==> flow/design.v (excerpt) <==
module alu_top (
    input             clk,
    input      [31:0] A,
    input      [31:0] B,
    input      [3:0]  ALU_Sel,
    output reg [31:0] ALU_Out,
    output reg        Carryout,
    output reg        Overflow
);
Size: roughly 5700 cells after synthesis, roughly 100 flip-flops, about 41000 sq um of cells after synthesis.
export LEC_CHECK = 0
export ABC_AREA = 1
export CAP_MARGIN = 25
export CELL_PAD_IN_SITES_DETAIL_PLACEMENT = 2
export CORE_MARGIN = 2
export CORE_UTILIZATION = 40
export CTS_CLUSTER_SIZE = 27
export GPL_ROUTABILITY_DRIVEN = 0
export GPL_TIMING_DRIVEN = 0
export MAX_ROUTING_LAYER = met4
export MIN_ROUTING_LAYER = met2
export PLACE_DENSITY_LB_ADDON = 0.22
export SETUP_SLACK_MARGIN = 0.33
export SLEW_MARGIN = 20
create_clock -name core_clock -period 9.0 [get_ports {clk}]
run.sh (not shown) runs the stock make flow with config.mk's settings and CLKGATE_MAP_FILE=.
The starting point stopped in global routing.
Rerun with:
--- a/flow/config.mk
+++ b/flow/config.mk
@@ -10,11 +10,12 @@
 export CELL_PAD_IN_SITES_DETAIL_PLACEMENT = 2
-export CORE_MARGIN = 2
-export CORE_UTILIZATION = 40
+export CORE_ASPECT_RATIO = 1.6
+export CORE_MARGIN = 4
+export CORE_UTILIZATION = 57
 export CTS_CLUSTER_SIZE = 27
 export GPL_ROUTABILITY_DRIVEN = 0
-export GPL_TIMING_DRIVEN = 0
-export MAX_ROUTING_LAYER = met4
+export GPL_TIMING_DRIVEN = 1
+export MAX_ROUTING_LAYER = met5
 export MIN_ROUTING_LAYER = met2
 export PLACE_DENSITY_LB_ADDON = 0.22
-export SETUP_SLACK_MARGIN = 0.33
+export SETUP_SLACK_MARGIN = -0.13
 export SLEW_MARGIN = 20
=>
- The new run failed in detailed placement
- die area went down by 27%
- area after synthesis is unchanged
- synthesized cell count does not change


Starting RTL as in the previous note.
// alu_top
module alu_top (
    input             clk,
    input      [31:0] A,
    input      [31:0] B,
    input      [3:0]  ALU_Sel,
    output reg [31:0] ALU_Out,
    output reg        Carryout,
    output reg        Overflow
);
clock: 8.71 ns
lec_check: 0
cap_margin: 40
core_aspect_ratio: 0.72
core_margin: 2
core_utilization: 36
cts_cluster_diameter: 90
gpl_routability_driven: 0
gpl_timing_driven: 1
hold_slack_margin: 0.0
min_routing_layer: met2
place_density: 0.38
setup_slack_margin: -0.16
slew_margin: 20
tns_end_percent: 55
The first run finished but failed the layout checks on negative setup slack.
Rerun with:
Settings changed: CAP_MARGIN 40 to 20, CORE_ASPECT_RATIO 0.72 to unset, CORE_UTILIZATION 36 to 40, CTS_CLUSTER_DIAMETER 90 to unset, GPL_ROUTABILITY_DRIVEN 0 to unset, GPL_TIMING_DRIVEN 1 to unset, HOLD_SLACK_MARGIN 0.0 to unset, MIN_ROUTING_LAYER met2 to unset, PLACE_DENSITY 0.38 to unset, SETUP_SLACK_MARGIN -0.16 to 1.26, TNS_END_PERCENT 55 to unset.
Clock period 8.71 ns to 8.62 ns, I/O delays scaled along.
=>
- This time the run produced a clean layout
- setup slack gains 1.0 ns
- utilization increases by 6.7 points
- global-route usage decreases by 17 points
- flip-flop count is unchanged
- sequential share of layout area increases by 0.18 points
- register-to-register slack gains 1.0 ns
Rerun with:
Settings changed: CORE_UTILIZATION 40 to 72, PLACE_DENSITY set to 0.65, SETUP_SLACK_MARGIN 1.26 to unset.
Clock period 8.62 ns to 6.23 ns, I/O delays scaled along.
Effect: Now the flow completed, yet does not pass: negative setup slack. Via count increases by 12%. Wire length increases by 10%. Final cell count went down by 5.1%. Register-to-register slack degrades by 2.5 ns. Final area goes up by about 3.4%. Non-clock buffer count is higher by 284.
Rerun with:
Settings changed: CTS_CLUSTER_SIZE set to 50, PLACE_DENSITY 0.65 to 0.64, SETUP_SLACK_MARGIN set to 1.96.
Clock period 6.23 ns to 6.73 ns, I/O delays scaled along.
=> The new run finished but fails on negative setup slack; core utilization rises by 0.42 points; synthesized cell count stays the same; cell area rises by 0.48%; register-to-register slack improved by 0.60 ns; final cell count hardly moves.
Rerun with:
Settings changed: CORE_UTILIZATION 72 to 68, CTS_CLUSTER_SIZE 50 to 100, PLACE_DENSITY 0.64 to unset, SETUP_SLACK_MARGIN 1.96 to unset.
Clock period 6.73 ns to 6.12 ns, I/O delays scaled along.
The new run completed and failed the layout checks on negative setup slack.
Area after synthesis stays the same.
Via count fell by 2.0%.
Cell area increases by 0.61%.
Non-clock buffer count increases by 32.
Synthesized cell count is unchanged.
Count of clock-buffer cells in the layout drops by 1.
Setup slack got worse by 0.48 ns.
Final cell count came out higher by 1.7%.
Rerun with:
Settings changed: CORE_UTILIZATION 68 to 58, CTS_CLUSTER_SIZE 100 to unset, SETUP_SLACK_MARGIN set to 1.87.
Clock period 6.12 ns to 6.39 ns, I/O delays scaled along.
Effect:
- The new run ran to the end with violations: negative setup slack
- worst setup slack gains 0.30 ns
- area after synthesis does not change
- sequential cell count stays the same
- hold slack loses 0.028 ns
- wire length shrinks by 2.0%
